==> run E <==
## isc_cpu_top
module isc_cpu_top
(
     clk_i
    ,rst_i
    ,rst_rom_i
    ,mode_sel_i
    ,en_w_rom_i
    ,w_rom_addr_i
    ,w_rom_data_i
    ,instruction_i
    ,reg_watcher_o
    ,pc_o
    ,wb_en_o
    ,wb_addr_1_o
    ,wb_data_1_o
    ,wb_addr_2_o
    ,wb_data_2_o
);
make LEC_CHECK=0 ABC_AREA=1 CAP_MARGIN=0 CELL_PAD_IN_SITES_GLOBAL_PLACEMENT=0 CORE_MARGIN=2 CORE_UTILIZATION=72 CTS_CLUSTER_DIAMETER=274 CTS_CLUSTER_SIZE=62 MAX_ROUTING_LAYER=met4 MIN_ROUTING_LAYER=met1 PLACE_DENSITY_LB_ADDON=0.04 SETUP_SLACK_MARGIN=3.21 SLEW_MARGIN=20 finish   # period 20.0 ns
run.sh (not shown) runs the stock make flow with config.mk's settings and CLKGATE_MAP_FILE=.
==> run C (differences from run E) <==
==> flow/config.mk (replaced) <==
export PLATFORM = sky130hd
export DESIGN_NAME = isc_cpu_top
export DESIGN_NICKNAME = isc_cpu_top
export VERILOG_FILES = /design/flow/design.v
export SDC_FILE = /design/flow/constraint.sdc
export NUM_CORES = 4
export LEC_CHECK = 0
export CAP_MARGIN = 20
export CORE_MARGIN = 2
export CORE_UTILIZATION = 62
export CTS_CLUSTER_DIAMETER = 262
export PLACE_DENSITY = 0.6
export SLEW_MARGIN = 20
==> flow/constraint.sdc (replaced) <==
create_clock -name core_clock -period 13.8 [get_ports {clk_i}]
set_input_delay 2.7600 -clock core_clock [delete_from_list [all_inputs] [get_ports {clk_i}]]
set_output_delay 2.7600 -clock core_clock [all_outputs]
set_load 0.01 [all_outputs]
==> run G (differences from run E) <==
==> flow/config.mk (replaced) <==
export PLATFORM = sky130hd
export DESIGN_NAME = isc_cpu_top
export DESIGN_NICKNAME = isc_cpu_top
export VERILOG_FILES = /design/flow/design.v
export SDC_FILE = /design/flow/constraint.sdc
export NUM_CORES = 4
export LEC_CHECK = 0
export CAP_MARGIN = 20
export CORE_ASPECT_RATIO = 1.02
export CORE_MARGIN = 8
export CORE_UTILIZATION = 40
export CTS_CLUSTER_SIZE = 67
export HOLD_SLACK_MARGIN = 0.06
export SETUP_SLACK_MARGIN = -1.46
export SLEW_MARGIN = 20
==> flow/constraint.sdc (replaced) <==
create_clock -name core_clock -period 40.0 [get_ports {clk_i}]
set_input_delay 8.0000 -clock core_clock [delete_from_list [all_inputs] [get_ports {clk_i}]]
set_output_delay 8.0000 -clock core_clock [all_outputs]
set_load 0.01 [all_outputs]
==> comparison table <==
Post-route design area: run G 102000 µm²; run C 106000 µm²; run E -
Yosys Instances: run G 7887; run C 7887; run E 10200
Amount of wire on met3 after detailed routing: run G 25.0 mm; run C 41.1 mm; run E -
Insertion delay of the later-clocked pin in the worst-skew pair: run G 0.85 ns; run C 0.85 ns; run E -
Minimum period implied by the final worst setup slack: run G 33.00 ns; run C 24.17 ns; run E -
Clock buffer instance count of the final layout: run G 215; run C 210; run E -
Max-cap violations: run G 0; run C 0; run E -
CTS resizes: run G 0; run C 158; run E 231
Run status: run G no timing/DRC/antenna violations; run C finished with violations; run E stopped before the end
Failing step: run G -; run C -; run E global routing
Violated checks: run G -; run C negative setup slack; run E -
Inserted Clock Buffers: run G 173; run C 162; run E 29
Inverters, non-clock: run G 192; run C 192; run E -
Synth Area in Simple Gates: run G 0.163; run C 0.163; run E 0.185
First-pass iteration count of the detailed router: run G 7; run C 9; run E -
Tool warnings: run G 73; run C 78; run E -
Number of nets produced by synthesis: run G 8307; run C 8307; run E 10600
Max-area cell share: run G 0.472; run C 0.472; run E 0.483
Met2 wire len: run G 148 mm; run C 144 mm; run E -
Number of multi-input combinational cells: run G 5438; run C 5439; run E -
Top routing layer in use: run G met5; run C met5; run E -
Number of remaining DRC errors: run G 0; run C 0; run E -
Placer's final routability congestion estimate: run G 0.944; run C 1.09; run E 1.06
Adder-cell share of the synthesized area: run G 0.0516; run C 0.0516; run E 0.0528

---

==> build 48: inputs <==
isc_cpu_top again, from the RTL that the note above started with.
// isc_cpu_top
module isc_cpu_top
(
     clk_i
    ,rst_i
    ,rst_rom_i
    ,mode_sel_i
    ,en_w_rom_i
    ,w_rom_addr_i
    ,w_rom_data_i
    ,instruction_i
    ,reg_watcher_o
    ,pc_o
    ,wb_en_o
    ,wb_addr_1_o
    ,wb_data_1_o
    ,wb_addr_2_o
    ,wb_data_2_o
);
==> flow/config.mk <==
export PLATFORM = sky130hd
export DESIGN_NAME = isc_cpu_top
export DESIGN_NICKNAME = isc_cpu_top
export VERILOG_FILES = /design/flow/design.v
export SDC_FILE = /design/flow/constraint.sdc
export NUM_CORES = 4
export LEC_CHECK = 0
export CAP_MARGIN = 15
export CORE_MARGIN = 2
export CORE_UTILIZATION = 72
export CTS_CLUSTER_SIZE = 45
export HOLD_SLACK_MARGIN = -0.09
export PLACE_DENSITY = 0.62
export SETUP_SLACK_MARGIN = 2.7
export SLEW_MARGIN = 20
export TNS_END_PERCENT = 5
==> flow/constraint.sdc <==
create_clock -name core_clock -period 19.7 [get_ports {clk_i}]
set_input_delay 3.9400 -clock core_clock [delete_from_list [all_inputs] [get_ports {clk_i}]]
set_output_delay 3.9400 -clock core_clock [all_outputs]
set_load 0.01 [all_outputs]
==> trial 67 (differences from build 48) <==
==> flow/config.mk (replaced) <==
export PLATFORM = sky130hd
export DESIGN_NAME = isc_cpu_top
export DESIGN_NICKNAME = isc_cpu_top
export VERILOG_FILES = /design/flow/design.v
export SDC_FILE = /design/flow/constraint.sdc
export NUM_CORES = 4
export LEC_CHECK = 0
export CAP_MARGIN = 20
export CORE_MARGIN = 2
export CORE_UTILIZATION = 59
export PLACE_DENSITY = 0.6
export SLEW_MARGIN = 20
==> flow/constraint.sdc (replaced) <==
create_clock -name core_clock -period 19.2 [get_ports {clk_i}]
set_input_delay 3.8400 -clock core_clock [delete_from_list [all_inputs] [get_ports {clk_i}]]
set_output_delay 3.8400 -clock core_clock [all_outputs]
set_load 0.01 [all_outputs]
==> trial 7 (differences from build 48) <==
==> flow/config.mk (replaced) <==
export PLATFORM = sky130hd
export DESIGN_NAME = isc_cpu_top
export DESIGN_NICKNAME = isc_cpu_top
export VERILOG_FILES = /design/flow/design.v
export SDC_FILE = /design/flow/constraint.sdc
export NUM_CORES = 4
export LEC_CHECK = 0
export CAP_MARGIN = 20
export CELL_PAD_IN_SITES_DETAIL_PLACEMENT = 1
export CELL_PAD_IN_SITES_GLOBAL_PLACEMENT = 0
export CORE_ASPECT_RATIO = 0.9
export CORE_MARGIN = 6
export CORE_UTILIZATION = 67
export CTS_CLUSTER_DIAMETER = 98
export CTS_CLUSTER_SIZE = 47
export GPL_ROUTABILITY_DRIVEN = 0
export PLACE_DENSITY = 0.5
export SETUP_SLACK_MARGIN = 2.99
export SLEW_MARGIN = 20
export TNS_END_PERCENT = 45
==> flow/constraint.sdc (replaced) <==
create_clock -name core_clock -period 21.2 [get_ports {clk_i}]
set_input_delay 4.2400 -clock core_clock [delete_from_list [all_inputs] [get_ports {clk_i}]]
set_output_delay 4.2400 -clock core_clock [all_outputs]
set_load 0.01 [all_outputs]
==> build 87 (differences from build 48) <==
==> flow/config.mk (replaced) <==
export PLATFORM = sky130hd
export DESIGN_NAME = isc_cpu_top
export DESIGN_NICKNAME = isc_cpu_top
export VERILOG_FILES = /design/flow/design.v
export SDC_FILE = /design/flow/constraint.sdc
export NUM_CORES = 4
export LEC_CHECK = 0
export CAP_MARGIN = 20
export CORE_MARGIN = 2
export CORE_UTILIZATION = 40
export PLACE_DENSITY = 0.6
export SLEW_MARGIN = 20
==> flow/constraint.sdc (replaced) <==
create_clock -name core_clock -period 40.0 [get_ports {clk_i}]
set_input_delay 8.0000 -clock core_clock [delete_from_list [all_inputs] [get_ports {clk_i}]]
set_output_delay 8.0000 -clock core_clock [all_outputs]
set_load 0.01 [all_outputs]
==> results <==
- Between build 87 and build 48, the lower register-to-register slack is in build 48 (gap 11000 ps).
- The lowest sequential share of layout area belongs to trial 67, the highest to build 87.
- Count of clock-buffer cells in the layout, lowest first: build 48, trial 67, build 87.
- The highest routed wire length belongs to build 48, the lowest to build 87.
- Of build 87 and build 48, build 48 has the higher via count (gap 13%, measured against build 48).
- Against build 48, the hold slack of build 87 is lower by 17 ps.
- Trial 7 stopped in global routing, error GRT-0116. Trial 67 finished with negative setup slack left. Build 87 finished clean. Build 48 completed and failed the layout checks on negative setup slack.
- Utilization: build 87 < trial 67 < build 48.
- Clock skew: trial 67 > build 87 > build 48.

---

==> xenon <==
isc_cpu_top again, from the RTL that the note above started with.
==> flow/config.mk <==
export PLATFORM = sky130hd
export DESIGN_NAME = isc_cpu_top
export DESIGN_NICKNAME = isc_cpu_top
export VERILOG_FILES = /design/flow/design.v
export SDC_FILE = /design/flow/constraint.sdc
export NUM_CORES = 4
export LEC_CHECK = 0
export CAP_MARGIN = 20
export CORE_MARGIN = 2
export CORE_UTILIZATION = 72
export CTS_CLUSTER_SIZE = 45
export HOLD_SLACK_MARGIN = -0.09
export MAX_ROUTING_LAYER = met4
export PLACE_DENSITY = 0.66
export SETUP_SLACK_MARGIN = 5.0
export SLEW_MARGIN = 20
export TNS_END_PERCENT = 5
==> flow/constraint.sdc <==
create_clock -name core_clock -period 19.1 [get_ports {clk_i}]
set_input_delay 3.8200 -clock core_clock [delete_from_list [all_inputs] [get_ports {clk_i}]]
set_output_delay 3.8200 -clock core_clock [all_outputs]
set_load 0.01 [all_outputs]
==> amber: changes against xenon <==
CTS_CLUSTER_SIZE = default   (was 45)
MAX_ROUTING_LAYER = default   (was met4)
SETUP_SLACK_MARGIN = default   (was 5.0)
==> flow/constraint.sdc (replaced) <==
create_clock -name core_clock -period 20.7 [get_ports {clk_i}]
set_input_delay 4.1400 -clock core_clock [delete_from_list [all_inputs] [get_ports {clk_i}]]
set_output_delay 4.1400 -clock core_clock [all_outputs]
set_load 0.01 [all_outputs]
==> cedar: changes against xenon <==
ABC_AREA = 0   (was default)
CAP_MARGIN = 0   (was 20)
CELL_PAD_IN_SITES_GLOBAL_PLACEMENT = 0   (was default)
CORE_UTILIZATION = 65   (was 72)
CTS_CLUSTER_SIZE = default   (was 45)
HOLD_SLACK_MARGIN = default   (was -0.09)
MAX_ROUTING_LAYER = default   (was met4)
MIN_ROUTING_LAYER = met1   (was default)
PLACE_DENSITY = default   (was 0.66)
PLACE_DENSITY_LB_ADDON = 0.04   (was default)
SETUP_SLACK_MARGIN = -1.87   (was 5.0)
TNS_END_PERCENT = default   (was 5)
==> flow/constraint.sdc (replaced) <==
create_clock -name core_clock -period 37.4 [get_ports {clk_i}]
set_input_delay 7.4800 -clock core_clock [delete_from_list [all_inputs] [get_ports {clk_i}]]
set_output_delay 7.4800 -clock core_clock [all_outputs]
set_load 0.01 [all_outputs]
==> qor.yml <==
final_timing:
  final.period_utilization_pct: 127
  finalWorstSetupSlack_ps: -5090
  setup_viol: 3
  fin_setup_tns_ps: -11050
layout:
  final_area_um2: 105000
  layout.nets: 8614
  register_area_um2: 46700
  num-nonclk-buffers: 798
outcome:
  status: "complete, but fails checks"
  so_faults: "negative setup slack"
global_route:
  grt_max_degree: 153
(the above is from xenon)
==> qor.yml <==
critical_path:
  regToRegEndpoint: "alu.w_reg_data_2_o[0]"
clock_network:
  clock-sinks: 1607
final_timing:
  timing.hold.ws_ps: 462
  finalWorstSetupSlack_ps: 4200
  final.period_utilization_pct: 88.8
detailed_routing:
  routed_wl_um: 297000
layout:
  num-nonclk-buffers: 269
  layout.nets: 8091
  final_area_um2: 99900
  register_area_um2: 46700
synthesis:
  ys_seq_share_pct: 50.6
global_route:
  grt_max_degree: 129
outcome:
  status: "complete, no violations"
(the above is from cedar)
==> qor.yml <==
final_timing:
  setup_viol: 3
  final.period_utilization_pct: 118
  finalWorstSetupSlack_ps: -3760
  fin_setup_tns_ps: -6740
global_route:
  grt_max_degree: 130
outcome:
  so_faults: "negative setup slack"
  status: "complete, but fails checks"
layout:
  num-nonclk-buffers: 751
  register_area_um2: 46700
  layout.nets: 8569
  final_area_um2: 104000
(the above is from amber)

---

==> branch raven <==
Starting RTL as in the previous note.
clock: 9.13 ns
lec_check: 0
cap_margin: 20
core_margin: 2
core_utilization: 72
cts_cluster_diameter: 262
cts_cluster_size: 14
place_density_lb_addon: 0.19
setup_slack_margin: 1.4
slew_margin: 20
==> branch fjord (differences from branch raven) <==
ABC_AREA = 1   (was unset)
CTS_CLUSTER_DIAMETER = unset   (was 262)
CTS_CLUSTER_SIZE = 64   (was 14)
HOLD_SLACK_MARGIN = -0.1   (was unset)
MAX_ROUTING_LAYER = met4   (was unset)
PLACE_DENSITY = 0.66   (was unset)
PLACE_DENSITY_LB_ADDON = unset   (was 0.19)
SETUP_SLACK_MARGIN = unset   (was 1.4)
TNS_END_PERCENT = 5   (was unset)
==> flow/constraint.sdc (replaced) <==
create_clock -name core_clock -period 20.3 [get_ports {clk_i}]
set_input_delay 4.0600 -clock core_clock [delete_from_list [all_inputs] [get_ports {clk_i}]]
set_output_delay 4.0600 -clock core_clock [all_outputs]
set_load 0.01 [all_outputs]
==> metrics.yaml <==
wire_per_inst_um: 35.73
adder_share: 0.05158
routed.top_layer: "met5"
ys_top_cells_by_area: "edfxtp_1, and2_1, mux4_2"
syn-instance-count: 7887
ys_cells: 7887
grt_util_all_layers: 0.5208
holdWs_ns: 0.5091
core_um2: 127400
setup_slack_ns: -14.81
met3_usage: 0.1869
die_area_um2: 130900
status: "finished with violations"
setup_viol: 9
so_faults: "setup timing"
synthSimpleGateAreaFrac: 0.1634
yosys.area_share.aoi: 0.1071
The numbers above come from branch raven.

==> metrics.yaml <==
synth_top_cell_by_area: "edfxtp_1"
status: "finished with violations"
grt_util_all_layers: 0.5393
synthSimpleGateAreaFrac: 0.1848
hold_buffers: 0
die_area_um2: 127900
so_faults: "setup timing"
syn-instance-count: 10220
met3_usage: 0.1947
adder_share: 0.05280
core_um2: 124000
holdWs_ns: 0.4870
ys_cells: 10220
wire_per_inst_um: 28.33
setup_slack_ns: -3.159
yosys.area_share.aoi: 0.1684
setup_viol: 2
The numbers above come from branch fjord.


---

==> inputs of 12-10 <==
Starting RTL as in the previous note.
make LEC_CHECK=0 ABC_AREA=0 CAP_MARGIN=0 CELL_PAD_IN_SITES_GLOBAL_PLACEMENT=0 CORE_MARGIN=2 CORE_UTILIZATION=44 GPL_ROUTABILITY_DRIVEN=0 HOLD_SLACK_MARGIN=0.04 MIN_ROUTING_LAYER=met1 PLACE_DENSITY_LB_ADDON=0.28 SETUP_SLACK_MARGIN=-1.87 SLEW_MARGIN=20 TNS_END_PERCENT=55 finish   # period 37.4 ns
==> 11-24 (differences from 12-10) <==
==> flow/config.mk (replaced) <==
export PLATFORM = sky130hd
export DESIGN_NAME = isc_cpu_top
export DESIGN_NICKNAME = isc_cpu_top
export VERILOG_FILES = /design/flow/design.v
export SDC_FILE = /design/flow/constraint.sdc
export NUM_CORES = 4
export LEC_CHECK = 0
export CAP_MARGIN = 20
export CORE_MARGIN = 2
export CORE_UTILIZATION = 72
export CTS_CLUSTER_DIAMETER = 55
export CTS_CLUSTER_SIZE = 49
export MAX_ROUTING_LAYER = met4
export PLACE_DENSITY = 0.65
export SETUP_SLACK_MARGIN = 4.56
export SLEW_MARGIN = 20
==> flow/constraint.sdc (replaced) <==
create_clock -name core_clock -period 19.9 [get_ports {clk_i}]
set_input_delay 3.9800 -clock core_clock [delete_from_list [all_inputs] [get_ports {clk_i}]]
set_output_delay 3.9800 -clock core_clock [all_outputs]
set_load 0.01 [all_outputs]
==> 01-16 (differences from 12-10) <==
==> flow/config.mk (replaced) <==
export PLATFORM = sky130hd
export DESIGN_NAME = isc_cpu_top
export DESIGN_NICKNAME = isc_cpu_top
export VERILOG_FILES = /design/flow/design.v
export SDC_FILE = /design/flow/constraint.sdc
export NUM_CORES = 4
export LEC_CHECK = 0
export CAP_MARGIN = 20
export CORE_MARGIN = 2
export CORE_UTILIZATION = 58
export SETUP_SLACK_MARGIN = 5.0
export SLEW_MARGIN = 20
==> flow/constraint.sdc (replaced) <==
create_clock -name core_clock -period 22.5 [get_ports {clk_i}]
set_input_delay 4.5000 -clock core_clock [delete_from_list [all_inputs] [get_ports {clk_i}]]
set_output_delay 4.5000 -clock core_clock [all_outputs]
set_load 0.01 [all_outputs]
==> 10-05 (differences from 12-10) <==
==> flow/config.mk (replaced) <==
export PLATFORM = sky130hd
export DESIGN_NAME = isc_cpu_top
export DESIGN_NICKNAME = isc_cpu_top
export VERILOG_FILES = /design/flow/design.v
export SDC_FILE = /design/flow/constraint.sdc
export NUM_CORES = 4
export LEC_CHECK = 0
export ABC_AREA = 1
export CAP_MARGIN = 10
export CORE_ASPECT_RATIO = 1.34
export CORE_MARGIN = 2
export CORE_UTILIZATION = 72
export CTS_CLUSTER_SIZE = 99
export PLACE_DENSITY = 0.6
export SETUP_SLACK_MARGIN = 1.59
export SLEW_MARGIN = 20
==> flow/constraint.sdc (replaced) <==
create_clock -name core_clock -period 19.2 [get_ports {clk_i}]
set_input_delay 3.8400 -clock core_clock [delete_from_list [all_inputs] [get_ports {clk_i}]]
set_output_delay 3.8400 -clock core_clock [all_outputs]
set_load 0.01 [all_outputs]
==> qor summary <==
TritonCTS Buffers: 01-16 171; 10-05 147; 11-24 114; 12-10 175
Total number of nets in the final design: 01-16 8626; 10-05 -; 11-24 8594; 12-10 8115
Post-DP HPWL: 01-16 194000 µm; 10-05 216000 µm; 11-24 201000 µm; 12-10 192000 µm
Count of unresolved DRC violations after routing: 01-16 0; 10-05 -; 11-24 0; 12-10 0
Final sum of negative setup slack: 01-16 -2090 ps; 10-05 -; 11-24 -9400 ps; 12-10 0 ps
Worst hold slack after final layout: 01-16 465 ps; 10-05 -; 11-24 569 ps; 12-10 466 ps
Final Instance Count excl. Fillers: 01-16 10432; 10-05 -; 11-24 9951; 12-10 10674
Final instance area: 01-16 0.106 mm²; 10-05 -; 11-24 0.104 mm²; 12-10 0.102 mm²
Critical path endpoint category: 01-16 flop; 10-05 -; 11-24 flop; 12-10 flop
Buffers & Inverters on Critical Path: 01-16 14; 10-05 -; 11-24 14; 12-10 4
Critical Path Start: 01-16 register.r_reg_data_1_o[2]; 10-05 -; 11-24 register.r_reg_data_1_o[3]; 12-10 register.r_reg_data_1_o[5]
Layout Area Growth over Synthesis: 01-16 14.9%; 10-05 -; 11-24 12.9%; 12-10 10.2%
Synth Instances: 01-16 7887; 10-05 10220; 11-24 7887; 12-10 7887
Yosys xor share: 01-16 1.04%; 10-05 0.759%; 11-24 1.04%; 12-10 1.04%
Maximum clock frequency: 01-16 0.0415 GHz; 10-05 -; 11-24 0.0409 GHz; 12-10 0.0305 GHz
Met2 wire length: 01-16 143000 µm; 10-05 -; 11-24 146000 µm; 12-10 143000 µm
Result of the run: 01-16 complete, but fails checks; 10-05 did not finish; 11-24 complete, but fails checks; 12-10 finished clean
Failing step: 01-16 -; 10-05 5_1_grt; 11-24 -; 12-10 -
Layout check failures: 01-16 setup timing; 10-05 -; 11-24 setup timing; 12-10 -
Die boundary width: 01-16 403 µm; 10-05 310 µm; 11-24 362 µm; 12-10 462 µm
